Design cpu, start of the top module:
module cpu 
	(output wire [7:0] address,
	 output wire [7:0] to_memory,
	 output wire write,
	 input wire [7:0] from_memory, 
     input wire clk, reset);
        wire IR_Load;
    wire MAR_Load;
    wire PC_Load;
    wire PC_Inc;
    wire A_Load;
    wire B_Load;
    wire CCR_Load;
    wire[2:0] ALU_Sel;
    wire[1:0] Bus1_Sel, Bus2_Sel;
    wire[7:0] IR;
    wire[3:0] CCR_Result;
	control_unit ctrl_un0 (
        .IR_Load(IR_Load),
        .MAR_Load(MAR_Load),
        .PC_Load(PC_Load),
        .PC_Inc(PC_Inc),
        .A_Load(A_Load),
        .B_Load(B_Load),
        .CCR_Load(CCR_Load),
        .ALU_Sel(ALU_Sel),
        .Bus1_Sel(Bus1_Sel),
        .Bus2_Sel(Bus2_Sel),
        .write(write),
        .IR(IR),
        .CCR_Result(CCR_Result),
        .Clk(clk),
        .Reset(reset)
	);
	data_path dt_pht0 (
		.address(address),
        .to_memory(to_memory),
        .IR_out(IR),
        .CCR_Result(CCR_Result),
        .from_memory(from_memory),
        .ALU_Sel(ALU_Sel),
  ...
Size: about 940 cells after synthesis, roughly 27 I/O pins.
make LEC_CHECK=0 ABC_AREA=1 CAP_MARGIN=10 CELL_PAD_IN_SITES_GLOBAL_PLACEMENT=1 CORE_ASPECT_RATIO=0.61 CORE_MARGIN=2 CORE_UTILIZATION=22 CTS_CLUSTER_DIAMETER=216 CTS_CLUSTER_SIZE=11 GPL_ROUTABILITY_DRIVEN=1 GPL_TIMING_DRIVEN=1 MIN_ROUTING_LAYER=met2 PLACE_DENSITY_LB_ADDON=0.11 SETUP_SLACK_MARGIN=1.0 SLEW_MARGIN=20 finish   # period 8.0 ns
run.sh (not shown) runs the stock make flow with config.mk's settings and CLKGATE_MAP_FILE=.
The starting point finished but failed the layout checks on DRC.
==> next run, changes <==
==> flow/config.mk (replaced) <==
export PLATFORM = sky130hd
export DESIGN_NAME = cpu
export DESIGN_NICKNAME = cpu
export VERILOG_FILES = /design/flow/design.v
export SDC_FILE = /design/flow/constraint.sdc
export NUM_CORES = 4
export LEC_CHECK = 0
export CAP_MARGIN = 20
export CELL_PAD_IN_SITES_GLOBAL_PLACEMENT = 2
export CORE_MARGIN = 2
export CORE_UTILIZATION = 40
export CTS_CLUSTER_SIZE = 53
export GPL_ROUTABILITY_DRIVEN = 0
export GPL_TIMING_DRIVEN = 0
export SLEW_MARGIN = 5
What happened: With this change the flow finished clean; cell count came out lower by about a fifth; routed wire length falls by about a fifth; setup slack gets worse by 460 ps; hold slack improves by 49 ps; via count goes down by a quarter to a third; non-clock buffer count grows by 55; register-to-register slack is worse by 640 ps; design area went up slightly; utilization climbs by 20 points; area after synthesis rises by a few percent.
==> next run, changes <==
==> flow/config.mk (replaced) <==
export PLATFORM = sky130hd
export DESIGN_NAME = cpu
export DESIGN_NICKNAME = cpu
export VERILOG_FILES = /design/flow/design.v
export SDC_FILE = /design/flow/constraint.sdc
export NUM_CORES = 4
export LEC_CHECK = 0
export CAP_MARGIN = 30
export CORE_MARGIN = 2
export CORE_UTILIZATION = 56
export SLEW_MARGIN = 20
The new run passed the timing, DRC and antenna checks.
Routed wire length fell by 9.9%.
Clock-buffer cell count is unchanged.
Synthesized area stays the same.
Total power went down by 5.7%.
==> next run, changes <==
--- a/flow/config.mk
+++ b/flow/config.mk
@@ -6,6 +6,8 @@
 export NUM_CORES = 4
 export LEC_CHECK = 0
-export CAP_MARGIN = 30
+export CAP_MARGIN = 20
+export CELL_PAD_IN_SITES_GLOBAL_PLACEMENT = 2
 export CORE_MARGIN = 2
-export CORE_UTILIZATION = 56
+export CORE_UTILIZATION = 40
+export CTS_CLUSTER_SIZE = 53
 export SLEW_MARGIN = 20
Result: Total power came out higher by 3.6%. Final cell count came out higher by 5.2%. Sequential power is about the same. Setup slack gets better by 58 ps. Fmax came out higher by 1.1%. First-iteration DRC count came out lower by 19%. Cell area came out higher by 2.4%. Global-route usage came out lower by 8.4 points. Wire length came out higher by 7.2%. Clock power came out higher by 62%.

---

## run A
cpu again, from the RTL that the note above started with.
==> flow/config.mk <==
export PLATFORM = sky130hd
export DESIGN_NAME = cpu
export DESIGN_NICKNAME = cpu
export VERILOG_FILES = /design/flow/design.v
export SDC_FILE = /design/flow/constraint.sdc
export NUM_CORES = 4
export LEC_CHECK = 0
export CAP_MARGIN = 20
export CELL_PAD_IN_SITES_DETAIL_PLACEMENT = 0
export CORE_ASPECT_RATIO = 0.85
export CORE_MARGIN = 2
export CORE_UTILIZATION = 72
export CTS_CLUSTER_DIAMETER = 339
export MIN_ROUTING_LAYER = met1
export PLACE_DENSITY = 0.35
export SETUP_SLACK_MARGIN = -0.28
export SLEW_MARGIN = 20
==> flow/constraint.sdc <==
create_clock -name core_clock -period 4.47 [get_ports {clk}]
set_input_delay 0.8940 -clock core_clock [delete_from_list [all_inputs] [get_ports {clk}]]
set_output_delay 0.8940 -clock core_clock [all_outputs]
set_load 0.01 [all_outputs]
Run A: full flow OK, the timing, DRC and antenna checks passed
diff inputs: run A => run B
Settings: an added CTS_CLUSTER_SIZE of 89; a deleted MIN_ROUTING_LAYER that had been met1; a deleted CORE_ASPECT_RATIO that had been 0.85; a deleted CELL_PAD_IN_SITES_DETAIL_PLACEMENT that had been 0; a change of SETUP_SLACK_MARGIN from -0.28 to 0.92; a deleted CTS_CLUSTER_DIAMETER that had been 339; an added ABC_AREA of 1; a change of the clock period (ns, I/O delays scaled along) from 4.47 to 3.1.
[summary]
Tool error GRT-0232 stopped run B during global routing (5_1_grt); no final results.
Run A reached the final stage; the timing, DRC and antenna checks on its layout passed.
Comparing run A and run B, the higher count of distinct cell types in the synthesized netlist was measured on run A.
Run B against run A: XOR/XNOR share of the synthesized area essentially unchanged; mean instance size in the synthesized netlist decreased about 17%; floorplan die height increased 5.9%.
Summary of the comparison: worst setup timing slack at the placement stage is lower in run B, relative to run A.
Edits applied to the flow inputs when going from run B to run C:
Settings: PLACE_DENSITY now 0.65, was 0.35; SETUP_SLACK_MARGIN no longer set, was 0.92; CTS_CLUSTER_SIZE no longer set, was 89; ABC_AREA no longer set, was 1; the clock period (ns, I/O delays scaled along) now 3.38, was 3.1.
[summary]
Although it ran to completion, run C produced a layout that fails the final checks because of setup timing. The starting density of the core of run C exceeds that of run B by 1.7 points. [run C vs run B] average instance area after synthesis: higher in run C. Summary of run C over run B: post-synthesis cell area went up by about 4.4%, post-synthesis share of cell area spent on and, or, nand and nor gates went down by 17 points, number of placed instances with taps included went down by about 12%.
For run D, these inputs were changed with respect to run C:
Settings: PLACE_DENSITY_LB_ADDON: unset -> 0.08; ABC_AREA: unset -> 1; PLACE_DENSITY: 0.65 -> unset; the clock period (ns, I/O delays scaled along): 3.38 -> 3.1.
### Flow results
Run D: PASS, flow complete, no timing, DRC or antenna violations. Of run C and run D, run D shows the lower post-synthesis instance area, with run C above it. Taking run C as the reference, in run D largest fanout on the critical path went down, part of the cycle the worst path needs shrank by 5.2 points. Re transition time at the pin with the least slew margin: run C and run D aren't equal, and the higher value belongs to run C. Of the two values seen for dominant combinational cell family by area after synthesis, simple AND/OR/NAND/NOR gates was produced by run D and AND-OR/OR-AND gates by run C. Of run C and run D, the run reporting the higher global placer's final weighted congestion was run C.
Relative to run D, the following input files were edited for run E:
Settings: PLACE_DENSITY_LB_ADDON: 0.08 -> unset; CAP_MARGIN: 20 -> 0; CTS_CLUSTER_DIAMETER: unset -> 93; CTS_CLUSTER_SIZE: unset -> 74; SETUP_SLACK_MARGIN: unset -> 0.33; PLACE_DENSITY: unset -> 0.42.
==> comparison <==
- Met1 routing resource usage after global routing: run E vs run D up 7.2 points
- Against run D as the reference, run E delivers a higher transition at the pin with the smallest max-transition slack.
- Run E vs run D: count of fill cells added during filler insertion down
- The launching instance or port of the critical path comes out ctrl_un0.current_state[5] in one run and ctrl_un0.current_state[1] in the other, namely in run E and run D respectively.
- Between run D and run E, maximum number of pins on one net before global-route repair is higher for run D, run E comes in under that.
- Delta (run E minus run D): power higher; latest clock arrival within the worst-skew pair higher.
- Number of buffers and inverters on the critical path (run E over run D): increase, 1
- Run E gives more clock share of power than run D did.
- met2 routing resource usage after global routing ended up 5.3 points higher on run E than on run D.
- Setup fix buffers added after clock tree synthesis: run E vs run D up 19
[inputs] run F vs run E
Settings: CTS_CLUSTER_SIZE: 74 -> 15; PLACE_DENSITY: 0.42 -> unset; CAP_MARGIN: 0 -> 20; PLACE_DENSITY_LB_ADDON: unset -> 0.07; SETUP_SLACK_MARGIN: 0.33 -> 0.42.
Notes after the runs:
- global routing (5_1_grt): run F exited with error
- Diff run E..run F | number of cells in the yosys synthesis report | unchanged
- [compare] base=run E new=run F: register area share after synthesis flat; die size flat; placer's final routability congestion estimate down 1.9%; core box area flat.
- Run E → run F: number of instances in the synthesized netlist barely changed; number of instances resized during post-cts repair increased 20; post-synth area from yosys stat essentially unchanged; worst setup timing slack at the placement stage went down 0.0096 ns.
Power is estimated from default activity; no workload was simulated.
